== wip/zinc ==
==> flow/design.v <==
module sw(i0, i1, i2, i3, o0, o1, o2, o3, clk, rst);
  input clk, rst;
  input [9:0] i0, i1, i2, i3;
  output [9:0] o0, o1, o2, o3;
	wire [9:0] co0, co1, co2, co3;  
	wire [3:0] req0, req1, req2, req3;  
	ib ib0(i0, co0, req0, ack0, full0, clk, rst);
	ib ib1(i1, co1, req1, ack1, full1, clk, rst);
	ib ib2(i2, co2, req2, ack2, full2, clk, rst);
	ib ib3(i3, co3, req3, ack3, full3, clk, rst);
	ackor ackor0(ack00, ack10, ack20, ack30, ack0);
	ackor ackor1(ack01, ack11, ack21, ack31, ack1);
	ackor ackor2(ack02, ack12, ack22, ack32, ack2);
	ackor ackor3(ack03, ack13, ack23, ack33, ack3);
	arb arb0(req0[0], req1[0], req2[0], req3[0], ack00, ack01, ack02, ack03, clk, rst);
	arb arb1(req0[1], req1[1], req2[1], req3[1], ack10, ack11, ack12, ack13, clk, rst);
	arb arb2(req0[2], req1[2], req2[2], req3[2], ack20, ack21, ack22, ack23, clk, rst);
	arb arb3(req0[3], req1[3], req2[3], req3[3], ack30, ack31, ack32, ack33, clk, rst);
	cb cb(co0, co1, co2, co3, o0, o1, o2, o3,
		{ack03, ack02, ack01, ack00}, {ack13, ack12, ack11, ack10},
		{ack23, ack22, ack21, ack20}, {ack33, ack32, ack31, ack30});
endmodule
module ib(pkti, pkto, req, ack, full, clk, rst);
  input ack, clk, rst;
  input [9:0] pkti;
  output full;
  output [9:0] pkto;
  output [3:0] req;
	wire [3:0] reqi;
	mkwe mkwe(pkti, we);  
	fifo fifo(pkti, we, full, pkto, re, empty, clk, rst);
	isbm isbm(pkto[9:8], re, empty, reqi, req, ack, clk, rst);
	mkreq mkreq(pkto, reqi, clk, rst);
endmodule
module isbm(cmd, re, empty, reqi, req_out, ack, clk, rst);
  input clk, rst, empty, ack;
  input [1:0] cmd;
  input [3:0] reqi;
  output re;
  reg [3:0] req;
  reg [1:0] mode;
  localparam MODE_WAIT_HEAD = 2'b00;
  localparam MODE_WAIT_ACK = 2'b01;
  localparam MODE_WAIT_TAIL = 2'b10;
  localparam CMD_HEAD = 2'b10;
  localparam CMD_TAIL = 2'b11;
  output [3:0] req_out;
  assign req_out = req;
  assign re = ack;
  always @(posedge clk) begin
    if (rst) begin
      mode <= MODE_WAIT_HEAD;
      req <= 0;
    end else begin
      if (mode == MODE_WAIT_HEAD && !empty && cmd == CMD_HEAD) begin
        mode <= MODE_WAIT_ACK;
        req <= reqi;
      end else if (mode == MODE_WAIT_ACK && ack) begin
        mode <= MODE_WAIT_TAIL;
      end else if (mode == MODE_WAIT_TAIL && !empty && cmd == CMD_TAIL) begin
        mode <= MODE_WAIT_HEAD;
        req <= 0;
      end else begin
      end
    end
  end
endmodule
module fifo(in, we, full, out, re, empty, clk, rst);
  input clk, rst, we, re;
  input [9:0] in;
  output [9:0] out;
  output empty, full;
  reg [4:0] head, tail;
  reg [9:0] buffer [0:16];  
  wire [4:0] next_head;
  wire [4:0] next_tail;
  assign out = empty ? {(9+1){1'b0}} : buffer[head];
  assign next_head = (head + 1) % 17;
  assign next_tail = (tail + 1) % 17;
  assign empty = (head == tail);
  assign full = (next_tail == head);
  integer i;
  always @(posedge clk) begin
    if (rst) begin
      head <= 0;
      tail <= 0;
      for (i = 0; i <= 16; i++) begin
        buffer[i] = 0;
      end
    end else begin
      if (we & !full) begin
        buffer[tail] <= in;
        tail <= next_tail;
      end
      if (re & !empty) begin
        head <= next_head;
      end
    end
  end
endmodule
module mkreq(pkt, req, clk, rst);
  input clk, rst;
  input [9:0] pkt;
  output [3:0] req;
  assign req = pkt[9:8] == 2'b10 ? (1 << pkt[1:0]) : 0;
endmodule
module mkwe (pkt, we);
  input [9:0] pkt;
  output we;
  assign we = pkt[9:8] != 0;
endmodule
module arb (req0, req1, req2, req3, ack0, ack1, ack2, ack3, clk, rst);
  input clk, rst;
  input req0, req1, req2, req3;  
  output ack0, ack1, ack2, ack3;  
  reg [3:0] lead;  
  reg [2:0] ack;  
  wire [3:0] first, second, third, forth;
  wire [3:0] reqs;
  assign first = lead;
  assign second = (lead + 1) % 4;
  assign third = (lead + 2) % 4;
  assign forth = (lead + 3) % 4;
  assign reqs = {req3, req2, req1, req0};
  assign ack0 = (req0 && ack == 1);
  assign ack1 = (req1 && ack == 2);
  assign ack2 = (req2 && ack == 3);
  assign ack3 = (req3 && ack == 4);
  always @(posedge clk) begin
    if (rst) begin
      lead <= 0;
      ack <= 0;
    end else begin
      if (ack != 0) begin
        if ((ack == 1 && !req0) || (ack == 2 && !req1) || (ack == 3 && !req2) || (ack == 4 && !req3)) begin
          ack <= 0;
        end
      end else begin
        if (reqs[first]) begin
          ack <= first + 1;
          lead <= (lead + 1) % 4;
        end else if (reqs[second]) begin
          ack <= second + 1;
          lead <= (lead + 1) % 4;
        end else if (reqs[third]) begin
          ack <= third + 1;
          lead <= (lead + 1) % 4;
        end else if (reqs[forth]) begin
          ack <= forth + 1;
          lead <= (lead + 1) % 4;
        end else begin
        end
      end
    end
  end
endmodule
module cb(i0, i1, i2, i3, o0, o1, o2, o3, d0, d1, d2, d3);
  input [9:0] i0, i1, i2, i3;
  input [3:0] d0, d1, d2, d3;
  output [9:0] o0, o1, o2, o3;
  cbsel cbsel0(i0, i1, i2, i3, o0, d0);
  cbsel cbsel1(i0, i1, i2, i3, o1, d1);
  cbsel cbsel2(i0, i1, i2, i3, o2, d2);
  cbsel cbsel3(i0, i1, i2, i3, o3, d3);
endmodule
module cbsel (in0, in1, in2, in3, out, port);
  input [9:0] in0, in1, in2, in3;
  input [3:0] port;
  output[9:0] out;
  assign out = (port == 4'b0000) ? 0 :
               (port == 4'b0001) ? in0 :
               (port == 4'b0010) ? in1 :
               (port == 4'b0100) ? in2 :
               (port == 4'b1000) ? in3 :
               9'bx;
endmodule
module ackor (ack0, ack1, ack2, ack3, ack);
  input ack0, ack1, ack2, ack3;
  output ack;
  assign ack = ack0 || ack1 || ack2 || ack3;
endmodule
clock: 3.29 ns
lec_check: 0
abc_area: 0
cap_margin: 20
core_aspect_ratio: 0.5
core_margin: 2
core_utilization: 72
cts_cluster_diameter: 360
cts_cluster_size: 40
place_density_lb_addon: 0.02
setup_slack_margin: 0.96
slew_margin: 20
run.sh (not shown) runs the stock make flow with config.mk's settings and CLKGATE_MAP_FILE=.
wip/zinc did not finish; a tool error ended it in global routing (5_1_grt).
Here is what was changed in the inputs of wip/onyx compared with wip/zinc.
- SETUP_SLACK_MARGIN now 0.89, was 0.96
- CORE_UTILIZATION now 61, was 72
- ABC_AREA no longer set, was 0
- CTS_CLUSTER_SIZE no longer set, was 40
- CTS_CLUSTER_DIAMETER no longer set, was 360
- CORE_ASPECT_RATIO no longer set, was 0.5
- PLACE_DENSITY_LB_ADDON no longer set, was 0.02
- the clock period (ns, I/O delays scaled along) now 3.43, was 3.29
### Flow results
Against wip/zinc, wip/onyx reports a die outline height that is higher. Final checks on wip/onyx, whose flow otherwise completed, came back failing, citing negative setup slack. Looking at final HPWL from detailed placement across wip/zinc and wip/onyx, the one that comes out higher is wip/zinc. wip/onyx against wip/zinc; row count is up by more than half. wip/onyx vs. wip/zinc: area after synthesis now sits at about the same level; cell total after placement +about 3.3%. NOTE core box area wip/zinc->wip/onyx increased by more than 10%. In the flow results for wip/zinc and wip/onyx, the number of CTS-inserted buffers is smaller on wip/zinc. Re chip area: wip/zinc was lower than wip/onyx. wip/onyx reports a higher total placed instance area than wip/zinc does.
## Diff of input files: wip/lagoon against wip/onyx
- SETUP_SLACK_MARGIN changed from 0.89 to 1.6
- CORE_UTILIZATION changed from 61 to 40
- PLACE_DENSITY newly set to 0.6
- the clock period (ns, I/O delays scaled along) changed from 3.43 to 5.92
Notes after the runs:
wip/lagoon was carried through to the last stage, and its layout satisfied the timing, DRC and antenna checks. The lower worst hold margin came out of wip/onyx. Clock network latency to the later pin of the worst-skew pair: wip/lagoon higher than wip/onyx. Diff wip/onyx -> wip/lagoon: number of antenna violations at the first check in global routing shows an increase of 3, power lower, cell area went down about 7%, non-clock buffer count went down about 50%. The class of the tightest hold or removal check comes out reg -> reg in one run and in -> reg in the other, namely in wip/lagoon and wip/onyx respectively. Compared with wip/onyx, in wip/lagoon non-filler instance count after layout +3.4%, core box area higher, first-iteration DRC count moved down, sequential fraction of the synthesis area has remained practically unchanged.
No activity file was given, so power comes from the tool's default toggle rates.
